Design fifo, start of the top module:
module fifo(input wire clk,reset,wr,rd, input wire[15:0] d_in, output wire full,empty, output wire[15:0] d_out);
	wire[3:0] front,rear;
	wire[15:0] t;
	wire front_inc,rear_inc,full_,empty_;
	full_empty f0(front,rear,full,empty);
	invert i0(full,full_);
	invert i1(empty,empty_);
	and2 a1(wr,full_,front_inc);
	bin_counter bc0(clk,reset,front_inc,front);
	and2 a2(rd,empty_,rear_inc);
	bin_counter bc1(clk,reset,rear_inc,rear);
	memory m0(clk, reset, front_inc, rear_inc, front, rear, d_in, t);
	dfr16 d0(clk, reset, t, d_out);
endmodule
For scale: about 0.014 mm² of cells after synthesis.
==> flow/config.mk <==
export PLATFORM = sky130hd
export DESIGN_NAME = fifo
export DESIGN_NICKNAME = fifo
export VERILOG_FILES = /design/flow/design.v
export SDC_FILE = /design/flow/constraint.sdc
export NUM_CORES = 4
export LEC_CHECK = 0
export ABC_AREA = 1
export CAP_MARGIN = 20
export CELL_PAD_IN_SITES_GLOBAL_PLACEMENT = 3
export CORE_MARGIN = 2
export CORE_UTILIZATION = 28
export PLACE_DENSITY = 0.69
export SLEW_MARGIN = 20
==> flow/constraint.sdc <==
create_clock -name core_clock -period 6.9 [get_ports {clk}]
set_input_delay 1.3800 -clock core_clock [delete_from_list [all_inputs] [get_ports {clk}]]
set_output_delay 1.3800 -clock core_clock [all_outputs]
set_load 0.01 [all_outputs]
run.sh (not shown) runs the stock make flow with config.mk's settings and CLKGATE_MAP_FILE=.
Change:
- ABC_AREA: 1 -> not set
- CELL_PAD_IN_SITES_GLOBAL_PLACEMENT: 3 -> not set
- CORE_UTILIZATION: 28 -> 60
- PLACE_DENSITY: 0.69 -> 0.6
- clock period: 6.9 -> 4.49 ns (I/O delays scaled with it)
Cell count fell by 40%.
Sequential share of layout area rose by 6.4 points.
Count of clock-buffer cells in the layout shrinks by 18.
Core utilization grows by 34 points.
Power came out higher by 19%.
Wire length shrinks by 34%.
Design area is lower by 15%.
Clock power grows by 29%.
Register-to-register slack is worse by 1.7 ns.
Via count decreases by 27%.
Change:
- CORE_UTILIZATION: 60 -> 69
- CTS_CLUSTER_SIZE: not set -> 32
- PLACE_DENSITY: 0.6 -> not set
- clock period: 4.49 -> 2.79 ns (I/O delays scaled with it)
Result:
- This time the run finished with setup timing left
- utilization climbs by 18 points
- final area goes up by roughly a tenth
- synthesized area stays the same
- clock-buffer cell count came out higher by 3
- setup slack got worse by 0.69 ns
- global-route usage goes up by 6.4 points
- clock skew drops by 0.0057 ns
- non-clock buffer count goes up by 72
- power grows by well over a third
- first-iteration DRC count went up by about a fifth
- via count increases by a little under a tenth
Change:
- CORE_UTILIZATION: 69 -> 40
- CTS_CLUSTER_SIZE: 32 -> not set
- PLACE_DENSITY: not set -> 0.6
- clock period: 2.79 -> 5.0 ns (I/O delays scaled with it)
Effect: The changed run completed without violations. Global-route usage falls by 16 points. Synthesized cell count is unchanged. Die area climbs by well over a third. Count of clock-buffer cells in the layout goes up by 1. Worst setup slack gains 0.99 ns. Final area is lower by a little under a tenth.

========
Starting RTL as in the previous note.
==> flow/config.mk <==
export PLATFORM = sky130hd
export DESIGN_NAME = fifo
export DESIGN_NICKNAME = fifo
export VERILOG_FILES = /design/flow/design.v
export SDC_FILE = /design/flow/constraint.sdc
export NUM_CORES = 4
export LEC_CHECK = 0
export ABC_AREA = 1
export CAP_MARGIN = 20
export CORE_MARGIN = 2
export CORE_UTILIZATION = 68
export CTS_CLUSTER_DIAMETER = 50
export CTS_CLUSTER_SIZE = 36
export PLACE_DENSITY = 0.6
export SLEW_MARGIN = 0
==> flow/constraint.sdc <==
create_clock -name core_clock -period 4.7 [get_ports {clk}]
set_input_delay 0.9400 -clock core_clock [delete_from_list [all_inputs] [get_ports {clk}]]
set_output_delay 0.9400 -clock core_clock [all_outputs]
set_load 0.01 [all_outputs]
==> next run, changes <==
--- a/flow/config.mk
+++ b/flow/config.mk
@@ -8 +7,0 @@
-export ABC_AREA = 1
@@ -11,3 +10,2 @@
-export CORE_UTILIZATION = 68
-export CTS_CLUSTER_DIAMETER = 50
-export CTS_CLUSTER_SIZE = 36
+export CORE_UTILIZATION = 72
+export CTS_CLUSTER_SIZE = 31
@@ -15 +13 @@
-export SLEW_MARGIN = 0
+export SLEW_MARGIN = 20
==> flow/constraint.sdc (replaced) <==
create_clock -name core_clock -period 3.59 [get_ports {clk}]
set_input_delay 0.7180 -clock core_clock [delete_from_list [all_inputs] [get_ports {clk}]]
set_output_delay 0.7180 -clock core_clock [all_outputs]
set_load 0.01 [all_outputs]
Outcome: Core utilization goes up by 6.9 points; design area went down by 10%; global-route usage went up by 2.7 points; wire length came out lower by 12%; hold slack loses 0.029 ns; critical path depth fell by 1.
==> next run, changes <==
--- a/flow/config.mk
+++ b/flow/config.mk
@@ -8 +8 @@
-export CAP_MARGIN = 20
+export CAP_MARGIN = 15
@@ -11 +10,0 @@
-export CTS_CLUSTER_SIZE = 31
==> flow/constraint.sdc (replaced) <==
create_clock -name core_clock -period 3.0 [get_ports {clk}]
set_input_delay 0.6000 -clock core_clock [delete_from_list [all_inputs] [get_ports {clk}]]
set_output_delay 0.6000 -clock core_clock [all_outputs]
set_load 0.01 [all_outputs]
=> Now the flow finished but failed the layout checks on negative setup slack; design area rose by about 9%; setup slack gets worse by 0.41 ns; flip-flop count stays the same; die area stays the same.

========
fifo again, from the RTL that the note above started with.
==> flow/config.mk <==
export PLATFORM = sky130hd
export DESIGN_NAME = fifo
export DESIGN_NICKNAME = fifo
export VERILOG_FILES = /design/flow/design.v
export SDC_FILE = /design/flow/constraint.sdc
export NUM_CORES = 4
export LEC_CHECK = 0
export ABC_AREA = 1
export CAP_MARGIN = 0
export CORE_MARGIN = 2
export CORE_UTILIZATION = 71
export CTS_CLUSTER_DIAMETER = 50
export CTS_CLUSTER_SIZE = 36
export PLACE_DENSITY = 0.6
export SETUP_SLACK_MARGIN = 0.51
export SLEW_MARGIN = 0
==> flow/constraint.sdc <==
create_clock -name core_clock -period 4.7 [get_ports {clk}]
set_input_delay 0.9400 -clock core_clock [delete_from_list [all_inputs] [get_ports {clk}]]
set_output_delay 0.9400 -clock core_clock [all_outputs]
set_load 0.01 [all_outputs]
Then changed:
- ABC_AREA: 1 -> default
- CAP_MARGIN: 0 -> 20
- CORE_UTILIZATION: 71 -> 68
- CTS_CLUSTER_DIAMETER: 50 -> default
- CTS_CLUSTER_SIZE: 36 -> 31
- SETUP_SLACK_MARGIN: 0.51 -> default
- SLEW_MARGIN: 0 -> 20
- clock period: 4.7 -> 3.59 ns (I/O delays scaled with it)
Outcome:
- core utilization went down by 0.73 points
- die size went down by 8.4%
- synthesized cell count went down by 34%
- power went up by 6.6%
- non-clock buffer count went up by 19
- sequential share of layout area went up by 3.9 points
- final area went down by 9.2%
- clock power went up by 19%
Then changed:
- CORE_UTILIZATION: 68 -> 70
- PLACE_DENSITY: 0.6 -> default
- clock period: 3.59 -> 2.8 ns (I/O delays scaled with it)
Outcome: This time the run finished but failed the layout checks on setup timing. Critical path depth is unchanged. Wire length came out higher by 25%. Sequential cell count does not change. Combinational power came out higher by 64%. Area after synthesis does not change. Via count came out higher by 12%.
Then changed:
- CTS_CLUSTER_SIZE: 31 -> 25
- PLACE_DENSITY: default -> 0.6
- clock period: 2.8 -> 3.46 ns (I/O delays scaled with it)
With this change the flow ran to the end with no violations.
Hold slack is about the same.
Clock-buffer cell count decreases by 1.
Sequential cell count stays the same.
Sequential share of layout area went up by 4.7 points.
Via count went down by 9.8%.
Clock skew went up by 0.0038 ns.
Design area decreases by 11%.
Global-route usage is lower by 4.9 points.
Synthesized area stays the same.
Non-clock buffer count falls by 50.
Then changed:
- ABC_AREA: default -> 1
- CTS_CLUSTER_SIZE: 25 -> default
- PLACE_DENSITY: 0.6 -> default
- clock period: 3.46 -> 2.8 ns (I/O delays scaled with it)
Outcome: With this change the flow failed in global routing; synthesized cell count came out higher by well over a third; synthesized area came out higher by about a fifth; die area came out higher by roughly a tenth.
Then changed:
- CTS_CLUSTER_SIZE: default -> 31
- SETUP_SLACK_MARGIN: default -> 0.74
This time the run aborted during clock tree synthesis.
Die area stays the same.
Synthesized cell count is unchanged.
Area after synthesis does not change.

========
fifo again, from the RTL that the note above started with.
// fifo
module fifo(input wire clk,reset,wr,rd, input wire[15:0] d_in, output wire full,empty, output wire[15:0] d_out);
	wire[3:0] front,rear;
	wire[15:0] t;
	wire front_inc,rear_inc,full_,empty_;
	full_empty f0(front,rear,full,empty);
	invert i0(full,full_);
	invert i1(empty,empty_);
	and2 a1(wr,full_,front_inc);
	bin_counter bc0(clk,reset,front_inc,front);
	and2 a2(rd,empty_,rear_inc);
	bin_counter bc1(clk,reset,rear_inc,rear);
	memory m0(clk, reset, front_inc, rear_inc, front, rear, d_in, t);
	dfr16 d0(clk, reset, t, d_out);
endmodule
==> flow/config.mk <==
export PLATFORM = sky130hd
export DESIGN_NAME = fifo
export DESIGN_NICKNAME = fifo
export VERILOG_FILES = /design/flow/design.v
export SDC_FILE = /design/flow/constraint.sdc
export NUM_CORES = 4
export LEC_CHECK = 0
export ABC_AREA = 1
export CAP_MARGIN = 20
export CORE_MARGIN = 2
export CORE_UTILIZATION = 69
export CTS_CLUSTER_SIZE = 32
export SETUP_SLACK_MARGIN = -0.15
export SLEW_MARGIN = 20
==> flow/constraint.sdc <==
create_clock -name core_clock -period 2.74 [get_ports {clk}]
set_input_delay 0.5480 -clock core_clock [delete_from_list [all_inputs] [get_ports {clk}]]
set_output_delay 0.5480 -clock core_clock [all_outputs]
set_load 0.01 [all_outputs]
The baseline aborted during 5_1_grt.
Edit:
- ABC_AREA: 1 -> default
- CORE_UTILIZATION: 69 -> 40
- CTS_CLUSTER_SIZE: 32 -> default
- PLACE_DENSITY: default -> 0.6
- SETUP_SLACK_MARGIN: -0.15 -> default
- clock period: 2.74 -> 4.49 ns (I/O delays scaled with it)
The changed run passed the timing, design-rule and antenna checks; area after synthesis drops by roughly a tenth; synthesized cell count drops by a quarter to a third; die size climbs by well over a third.
Edit:
- ABC_AREA: default -> 1
- CORE_UTILIZATION: 40 -> 68
- CTS_CLUSTER_DIAMETER: default -> 359
- clock period: 4.49 -> 2.52 ns (I/O delays scaled with it)
The new run reached the layout checks and failed them: negative setup slack.
Via count rose by well over a third.
Setup slack degrades by 1.1 ns.
Count of clock-buffer cells in the layout came out higher by 2.
Clock power rises by well over a third.
Power came out higher by well over a third.
Sequential power is higher by well over a third.
Sequential share of layout area decreases by 11 points.
Synthesized area came out higher by about a fifth.
Cell count increases by well over a third.
First-iteration DRC count rises to 3.5 times its value.
Wire length climbs by well over a third.
Edit:
- ABC_AREA: 1 -> default
- CORE_UTILIZATION: 68 -> 70
- CTS_CLUSTER_DIAMETER: 359 -> default
- CTS_CLUSTER_SIZE: default -> 31
- clock period: 2.52 -> 3.59 ns (I/O delays scaled with it)
=>
- The new run passed the timing, design-rule and antenna checks
- cell area decreases by 26%
- synthesized cell count decreases by 34%
- routed wire length decreases by 44%
Power is estimated from default activity; no workload was simulated.
